==> run a: inputs <==
==> flow/design.v <==
module aoc_solver_top #(
    parameter WIDTH    = 32,
    parameter HEIGHT   = 32,
    parameter LOG_SIZE = 10
) (
    input         clear,
    input         clock,
    input  [31:0] reg_wdata,
    input         reg_write_strobe,
    input  [3:0]  reg_addr,
    output [31:0] reg_rdata
);
    localparam LATENCY = WIDTH + 5;
    localparam CELLS   = WIDTH * HEIGHT;
    localparam [2:0] S_START    = 3'd0;
    localparam [2:0] S_LOAD     = 3'd1;
    localparam [2:0] S_PROCESS  = 3'd2;
    localparam [2:0] S_CHECK    = 3'd3;
    localparam [2:0] S_FINISHED = 3'd4;
    reg  [LOG_SIZE-1:0] ram_write_addr;
    wire ram_write_en = reg_write_strobe & (reg_addr == 4'd3);
    wire start        = reg_write_strobe & (reg_addr == 4'd0) & reg_wdata[0];
    always @(posedge clock)
        if (clear)
            ram_write_addr <= {LOG_SIZE{1'b0}};
        else if (reg_write_strobe & (reg_addr == 4'd2))
            ram_write_addr <= reg_wdata[LOG_SIZE-1:0];
    reg [2:0]          state;
    reg [LOG_SIZE-1:0] x_count, y_count, read_addr;
    reg [15:0]         total_removed;
    reg                has_changed;
    wire in_load      = (state == S_LOAD);
    wire in_process   = (state == S_PROCESS);
    wire enable_shift = in_load | in_process;
    reg mem [0:(1<<LOG_SIZE)-1];
    reg rd_q0, rd_q1, rd_q2;
    always @(posedge clock)
        if (clear) begin
            rd_q0 <= 1'b0;
            rd_q1 <= 1'b0;
            rd_q2 <= 1'b0;
        end else begin
            rd_q0 <= mem[read_addr];
            rd_q1 <= rd_q0;
            rd_q2 <= rd_q1;
        end
    wire row0 = rd_q2;
    reg [WIDTH-1:0] line1, line2;
    wire row1 = line1[WIDTH-1];
    wire row2 = line2[WIDTH-1];
    reg r0c1, r0c2, r1c1, r1c2, r2c1, r2c2;
    always @(posedge clock)
        if (clear) begin
            line1 <= {WIDTH{1'b0}};
            line2 <= {WIDTH{1'b0}};
            {r0c1, r0c2, r1c1, r1c2, r2c1, r2c2} <= 6'd0;
        end else if (enable_shift) begin
            line1 <= {line1[WIDTH-2:0], row0};
            line2 <= {line2[WIDTH-2:0], row1};
            r0c1 <= row0; r0c2 <= r0c1;
            r1c1 <= row1; r1c2 <= r1c1;
            r2c1 <= row2; r2c2 <= r2c1;
        end
    reg [LOG_SIZE-1:0] cur_x_pipe [0:LATENCY-2];
    reg [LOG_SIZE-1:0] cur_y_pipe [0:LATENCY-2];
    reg [LOG_SIZE-1:0] waddr_pipe [0:LATENCY-1];
    integer i;
    always @(posedge clock)
        if (clear) begin
            for (i = 0; i < LATENCY - 1; i = i + 1) begin
                cur_x_pipe[i] <= {LOG_SIZE{1'b0}};
                cur_y_pipe[i] <= {LOG_SIZE{1'b0}};
            end
            for (i = 0; i < LATENCY; i = i + 1)
                waddr_pipe[i] <= {LOG_SIZE{1'b0}};
        end else begin
            cur_x_pipe[0] <= x_count;
            cur_y_pipe[0] <= y_count;
            for (i = 1; i < LATENCY - 1; i = i + 1) begin
                cur_x_pipe[i] <= cur_x_pipe[i-1];
                cur_y_pipe[i] <= cur_y_pipe[i-1];
            end
            waddr_pipe[0] <= read_addr;
            for (i = 1; i < LATENCY; i = i + 1)
                waddr_pipe[i] <= waddr_pipe[i-1];
        end
    wire [LOG_SIZE-1:0] cur_x      = cur_x_pipe[LATENCY-2];
    wire [LOG_SIZE-1:0] cur_y      = cur_y_pipe[LATENCY-2];
    wire [LOG_SIZE-1:0] write_addr = waddr_pipe[LATENCY-1];
    wire is_left   = (cur_x == 0);
    wire is_right  = (cur_x == WIDTH - 1);
    wire is_top    = (cur_y == 0);
    wire is_bottom = (cur_y == HEIGHT - 1);
    wire n_ul = r2c2 & ~(is_top | is_left);
    wire n_u  = r2c1 & ~is_top;
    wire n_ur = row2 & ~(is_top | is_right);
    wire n_l  = r1c2 & ~is_left;
    wire n_r  = row1 & ~is_right;
    wire n_dl = r0c2 & ~(is_bottom | is_left);
    wire n_d  = r0c1 & ~is_bottom;
    wire n_dr = row0 & ~(is_bottom | is_right);
    wire [3:0] count_now = n_ul + n_u + n_ur + n_l + n_r + n_dl + n_d + n_dr;
    reg [3:0] neighbours_count;
    reg       center_delayed;
    always @(posedge clock)
        if (clear) begin
            neighbours_count <= 4'd0;
            center_delayed   <= 1'b0;
        end else if (enable_shift) begin
            neighbours_count <= count_now;
            center_delayed   <= r1c1;
        end
    wire remove    = in_process & center_delayed & (neighbours_count < 4'd4);
    wire advancing = in_load | (in_process & (read_addr < CELLS));
    wire                mem_we    = ram_write_en | remove;
    wire [LOG_SIZE-1:0] mem_waddr = remove ? write_addr : ram_write_addr;
    wire                mem_wdata = remove ? 1'b0 : reg_wdata[0];
    always @(posedge clock)
        if (mem_we)
            mem[mem_waddr] <= mem_wdata;
    always @(posedge clock)
        if (clear) begin
            state         <= S_START;
            x_count       <= {LOG_SIZE{1'b0}};
            y_count       <= {LOG_SIZE{1'b0}};
            read_addr     <= {LOG_SIZE{1'b0}};
            total_removed <= 16'd0;
            has_changed   <= 1'b0;
        end else begin
            if (advancing) begin
                read_addr <= read_addr + 1'b1;
                if (x_count == WIDTH - 1) begin
                    x_count <= {LOG_SIZE{1'b0}};
                    y_count <= y_count + 1'b1;
                end else
                    x_count <= x_count + 1'b1;
            end
            case (state)
                S_START:
                    if (start) begin
                        total_removed <= 16'd0;
                        read_addr     <= {LOG_SIZE{1'b0}};
                        x_count       <= {LOG_SIZE{1'b0}};
                        y_count       <= {LOG_SIZE{1'b0}};
                        has_changed   <= 1'b0;
                        state         <= S_LOAD;
                    end
                S_LOAD:
                    if (read_addr == LATENCY - 1)
                        state <= S_PROCESS;
                S_PROCESS: begin
                    if (remove) begin
                        has_changed   <= 1'b1;
                        total_removed <= total_removed + 16'd1;
                    end
                    if (write_addr == CELLS - 1)
                        state <= S_CHECK;
                end
                S_CHECK:
                    if (has_changed) begin
                        has_changed <= 1'b0;
                        read_addr   <= {LOG_SIZE{1'b0}};
                        x_count     <= {LOG_SIZE{1'b0}};
                        y_count     <= {LOG_SIZE{1'b0}};
                        state       <= S_LOAD;
                    end else
                        state <= S_FINISHED;
                default: ;
            endcase
        end
    wire done = (state == S_FINISHED);
    assign reg_rdata = (reg_addr == 4'd1) ? {total_removed, 15'd0, done} : 32'd0;
endmodule
==> flow/run.sh <==
#!/bin/bash
# the make line also repeats each setting of config.mk as NAME=value (left out here)
make -C /OpenROAD-flow-scripts/flow DESIGN_CONFIG=/design/flow/config.mk WORK_HOME=/design/flow/orfs CLKGATE_MAP_FILE= finish
==> flow/config.mk <==
export PLATFORM = sky130hd
export DESIGN_NAME = aoc_solver_top
export DESIGN_NICKNAME = aoc_solver_top
export VERILOG_FILES = /design/flow/design.v
export SDC_FILE = /design/flow/constraint.sdc
export NUM_CORES = 4
export LEC_CHECK = 0
export CAP_MARGIN = 20
export CELL_PAD_IN_SITES_DETAIL_PLACEMENT = 0
export CORE_ASPECT_RATIO = 0.95
export CORE_MARGIN = 2
export CORE_UTILIZATION = 69
export CTS_CLUSTER_SIZE = 57
export HOLD_SLACK_MARGIN = 0.09
export SLEW_MARGIN = 30
==> flow/constraint.sdc <==
create_clock -name core_clock -period 3.64 [get_ports {clock}]
set_input_delay 0.7280 -clock core_clock [delete_from_list [all_inputs] [get_ports {clock}]]
set_output_delay 0.7280 -clock core_clock [all_outputs]
set_load 0.01 [all_outputs]
==> run b: changes against run a <==
CELL_PAD_IN_SITES_DETAIL_PLACEMENT = unset   (was 0)
CORE_ASPECT_RATIO = unset   (was 0.95)
CORE_UTILIZATION = 40   (was 69)
CTS_CLUSTER_SIZE = unset   (was 57)
HOLD_SLACK_MARGIN = unset   (was 0.09)
SETUP_SLACK_MARGIN = -0.04   (was unset)
SLEW_MARGIN = 20   (was 30)
==> flow/constraint.sdc (replaced) <==
create_clock -name core_clock -period 4.0 [get_ports {clock}]
set_input_delay 0.8000 -clock core_clock [delete_from_list [all_inputs] [get_ports {clock}]]
set_output_delay 0.8000 -clock core_clock [all_outputs]
set_load 0.01 [all_outputs]
==> run c: changes against run a <==
CORE_ASPECT_RATIO = unset   (was 0.95)
CORE_UTILIZATION = 70   (was 69)
CTS_CLUSTER_SIZE = 14   (was 57)
PLACE_DENSITY = 0.61   (was unset)
SETUP_SLACK_MARGIN = 0.74   (was unset)
==> flow/constraint.sdc (replaced) <==
create_clock -name core_clock -period 3.2 [get_ports {clock}]
set_input_delay 0.6400 -clock core_clock [delete_from_list [all_inputs] [get_ports {clock}]]
set_output_delay 0.6400 -clock core_clock [all_outputs]
set_load 0.01 [all_outputs]
==> results <==
quantity	run a	run b	run c
Post-Route Utilization	78.0%	46.0%	83.1%
Number of buffers created by CTS	207	218	205
Placed instance count	7487	8568	7495
Cell leakage power	0.0298 uW	0.0300 uW	0.0317 uW
Clock-cell share of area	7.93%	8.28%	7.19%
Outcome	failed layout checks	complete, no violations	failed layout checks
Reasons for failing layout checks	negative setup slack	-	negative setup slack
Multi-input gate share of the layout cell area	24.7%	24.2%	25.2%
Net switching power	9830 uW	9240 uW	11100 uW
Core Util at FP	69.4%	40.2%	70.6%
Most common cell on crit path	-	sky130_fd_sc_hd__fa_1	sky130_fd_sc_hd__fa_1
Inserted tap cell count	1537	2640	1500
Cells on Worst Hold Path	2	1	2
Vias per std cell	5.79	4.98	6.00
Tot GR Track Use	29.8%	17.2%	31.1%
Fraction of power consumed by combinational cells	1.3%	1.2%	1.5%
Die outline area	118000 um^2	202000 um^2	116000 um^2
R2R Path Start	cur_x_pipe[35][8]	cur_x_pipe[35][7]	cur_x_pipe[35][7]
DR WL/cell	22.0 um	19.6 um	24.1 um
Data arrival time at the worst-slack endpoint	4.53 ns	4.58 ns	4.50 ns

* * *

==> job 1549: inputs <==
Starts from the design.v that is shown in full above.
clock: 2.22 ns
lec_check: 0
abc_area: 1
cap_margin: 20
core_margin: 2
core_utilization: 72
cts_cluster_diameter: 381
cts_cluster_size: 21
hold_slack_margin: 0.24
max_routing_layer: met4
setup_slack_margin: -0.16
slew_margin: 20
tns_end_percent: 5
run.sh (not shown) runs the stock make flow with config.mk's settings and CLKGATE_MAP_FILE=.
==> job 5730 (differences from job 1549) <==
- ABC_AREA: 1 -> default
- CORE_UTILIZATION: 72 -> 55
- CTS_CLUSTER_DIAMETER: 381 -> default
- CTS_CLUSTER_SIZE: 21 -> 97
- HOLD_SLACK_MARGIN: 0.24 -> default
- MAX_ROUTING_LAYER: met4 -> default
- SETUP_SLACK_MARGIN: -0.16 -> default
- TNS_END_PERCENT: 5 -> default
==> flow/constraint.sdc (replaced) <==
create_clock -name core_clock -period 4.59 [get_ports {clock}]
set_input_delay 0.9180 -clock core_clock [delete_from_list [all_inputs] [get_ports {clock}]]
set_output_delay 0.9180 -clock core_clock [all_outputs]
set_load 0.01 [all_outputs]
==> comparison table <==
Run status: job 1549 failed layout checks; job 5730 complete, no violations
Reasons for failing layout checks: job 1549 setup timing; job 5730 -
Internal Power: job 1549 53.5 mW; job 5730 30.9 mW
Yosys cell count: job 1549 9032; job 5730 6130
Layout buffer count excluding clock buffers: job 1549 568; job 5730 214
Switching fraction of total power: job 1549 20.6%; job 5730 20.0%
Initial antenna violation count: job 1549 4; job 5730 1
Multi-input combinational cell count: job 1549 4952; job 5730 3403
Share of synthesized cell area in and-or and or-and compound cells: job 1549 3.24%; job 5730 2.72%
Vertical die dimension: job 1549 343 um; job 5730 384 um
Yosys simple share: job 1549 21.0%; job 5730 16.6%
Relative area of clock buffers and inverters in the final design: job 1549 3.49%; job 5730 7.87%
PostCTS Resize Cnt: job 1549 100; job 5730 0
Mux frac, synth: job 1549 0%; job 5730 7.71%
Hold_sp: job 1549 reg_wdata[2]; job 5730 waddr_pipe[33][4]$_SDFF_PP0_
Min-Delay Path Class: job 1549 in2reg; job 5730 reg2reg
Worst-case headroom to the max-slew limit: job 1549 42.1%; job 5730 18.7%
Buffers inserted during post-CTS setup optimization: job 1549 3; job 5730 0
Average footprint of a synthesized cell: job 1549 9.16 um2; job 5730 12.9 um2
Critical path required time: job 1549 2.89 ns; job 5730 5.34 ns

* * *

==> job 4374: inputs <==
RTL: the design.v shown in full above, as it stands there.
Settings: LEC_CHECK=0, CAP_MARGIN=15, CELL_PAD_IN_SITES_DETAIL_PLACEMENT=0, CORE_MARGIN=2, CORE_UTILIZATION=72, CTS_CLUSTER_SIZE=14, HOLD_SLACK_MARGIN=0.09, PLACE_DENSITY=0.61, SETUP_SLACK_MARGIN=-0.21, SLEW_MARGIN=40; clock period 3.04 ns.
==> inputs of job 2802, as changes to job 4374 <==
- CAP_MARGIN: 15 -> 20
- CELL_PAD_IN_SITES_DETAIL_PLACEMENT: 0 -> unset
- CORE_UTILIZATION: 72 -> 40
- CTS_CLUSTER_SIZE: 14 -> unset
- HOLD_SLACK_MARGIN: 0.09 -> unset
- PLACE_DENSITY: 0.61 -> unset
- SETUP_SLACK_MARGIN: -0.21 -> unset
- SLEW_MARGIN: 40 -> 20
==> flow/constraint.sdc (replaced) <==
create_clock -name core_clock -period 2.41 [get_ports {clock}]
set_input_delay 0.4820 -clock core_clock [delete_from_list [all_inputs] [get_ports {clock}]]
set_output_delay 0.4820 -clock core_clock [all_outputs]
set_load 0.01 [all_outputs]
==> inputs of job 4041, as changes to job 4374 <==
- CAP_MARGIN: 15 -> 20
- CELL_PAD_IN_SITES_DETAIL_PLACEMENT: 0 -> unset
- CORE_UTILIZATION: 72 -> 40
- CTS_CLUSTER_SIZE: 14 -> unset
- HOLD_SLACK_MARGIN: 0.09 -> unset
- PLACE_DENSITY: 0.61 -> unset
- SETUP_SLACK_MARGIN: -0.21 -> unset
- SLEW_MARGIN: 40 -> 20
==> flow/constraint.sdc (replaced) <==
create_clock -name core_clock -period 5.0 [get_ports {clock}]
set_input_delay 1.0000 -clock core_clock [delete_from_list [all_inputs] [get_ports {clock}]]
set_output_delay 1.0000 -clock core_clock [all_outputs]
set_load 0.01 [all_outputs]
==> summary of the runs <==
Job 4374 finished but fails on setup timing. Job 4041 finished clean. Job 2802 ran to the end with violations: setup timing.
Worst hold slack, lowest first: job 2802, job 4374, job 4041.
Die area is the same in job 2802 and job 4041.
Total power: job 2802 > job 4374 > job 4041.
In job 4374 the sequential share of layout area is higher than in job 2802, by 5.5 points.
Register-to-register slack: job 2802 < job 4374 < job 4041.
In job 4374 the utilization is higher than in job 2802, by 32 points.
Sequential power: job 4041 is smaller than job 2802 (about 50%).

* * *

==> inputs of 06-10 <==
// aoc_solver_top: RTL as listed in full above, without the edits since
export LEC_CHECK = 0
export ABC_AREA = 1
export CAP_MARGIN = 20
export CORE_MARGIN = 2
export CORE_UTILIZATION = 70
export CTS_CLUSTER_DIAMETER = 210
export CTS_CLUSTER_SIZE = 21
export SLEW_MARGIN = 20
create_clock -name core_clock -period 2.22 [get_ports {clock}]
==> 03-23: changes against 06-10 <==
--- a/flow/config.mk
+++ b/flow/config.mk
@@ -6,9 +6,6 @@
 export NUM_CORES = 4
 export LEC_CHECK = 0
-export ABC_AREA = 1
 export CAP_MARGIN = 20
 export CORE_MARGIN = 2
-export CORE_UTILIZATION = 70
-export CTS_CLUSTER_DIAMETER = 210
-export CTS_CLUSTER_SIZE = 21
+export CORE_UTILIZATION = 68
 export SLEW_MARGIN = 20
==> flow/constraint.sdc (replaced) <==
create_clock -name core_clock -period 4.0 [get_ports {clock}]
set_input_delay 0.8000 -clock core_clock [delete_from_list [all_inputs] [get_ports {clock}]]
set_output_delay 0.8000 -clock core_clock [all_outputs]
set_load 0.01 [all_outputs]
==> 10-14: changes against 06-10 <==
==> flow/config.mk (replaced) <==
export PLATFORM = sky130hd
export DESIGN_NAME = aoc_solver_top
export DESIGN_NICKNAME = aoc_solver_top
export VERILOG_FILES = /design/flow/design.v
export SDC_FILE = /design/flow/constraint.sdc
export NUM_CORES = 4
export LEC_CHECK = 0
export ABC_AREA = 0
export CAP_MARGIN = 30
export CELL_PAD_IN_SITES_GLOBAL_PLACEMENT = 2
export CORE_ASPECT_RATIO = 0.63
export CORE_MARGIN = 10
export CORE_UTILIZATION = 26
export SETUP_SLACK_MARGIN = -0.2
export SLEW_MARGIN = 20
==> flow/constraint.sdc (replaced) <==
create_clock -name core_clock -period 5.0 [get_ports {clock}]
set_input_delay 1.0000 -clock core_clock [delete_from_list [all_inputs] [get_ports {clock}]]
set_output_delay 1.0000 -clock core_clock [all_outputs]
set_load 0.01 [all_outputs]
==> results <==
06-10 finished with negative setup slack left. 03-23 completed with no timing, DRC or antenna violations. 10-14 passed the timing, design-rule and antenna checks.
Sequential share of layout area, highest first: 03-23, 10-14, 06-10.
Of 06-10 and 10-14, 06-10 has the higher synthesized cell count (gap 47%, measured against 10-14).
Register-to-register slack: 06-10 < 03-23 < 10-14.
Final cell count, highest first: 06-10, 10-14, 03-23.
Non-clock buffer count: 10-14 < 03-23 < 06-10.
In sequential cell count, 10-14 and 06-10 do not differ.
Between 03-23 and 10-14, the lower final area is in 03-23 (gap 3.0%, measured against 10-14).
Count of clock-buffer cells in the layout, lowest first: 06-10, 10-14, 03-23.
Clock skew: 03-23 < 06-10 < 10-14.
==> figures <==
metric	10-14	03-23	06-10
Drt first-iter violations	4,920	5,082	7,006
Final Critical Period	4100 ps	3760 ps	3390 ps
Clock transition at path regs	70 ps	60 ps	90 ps
Final setup fails	0	0	1,032
Wire length after detailed routing	204,000 um	170,000 um	199,000 um
Number of signal-net buffers in the layout	218	260	514
Worst slack after detailed placement	830 ps	188 ps	-1220 ps
Cts-stage hold buffer count	0	0	1
Count of H-tree levels built during CTS	4	4	3
Worst min-delay path endpoint	cur_x_pipe[10][2]$_SDFF_PP0_	cur_x_pipe[34][6]$_SDFF_PP0_	ram_write_addr[2]$_SDFFE_PP0P_
Power spent charging and discharging nets	0.00727 W	0.00877 W	0.0137 W
Critical register-to-register path startpoint	state[2]$_DFF_P_	cur_x_pipe[35][6]$_SDFF_PP0_	cur_y_pipe[35][2]$_SDFF_PP0_
Filler cell count in the final layout	30,600	7,204	7,849
Count of different cell masters after synthesis	77	77	45
Run status	finished clean	finished clean	complete, but fails checks
Violated checks	-	-	negative setup slack
PnR Total Power	0.0352 W	0.0442 W	0.0670 W
Standard-cell row count	160	125	126
Combinational logic power	0.000464 W	0.000569 W	-
Global routing's busiest layer	met1	met2	met2
Post-synthesis cell count from yosys	6,130	6,130	9,032
Power is estimated from default activity; no workload was simulated.
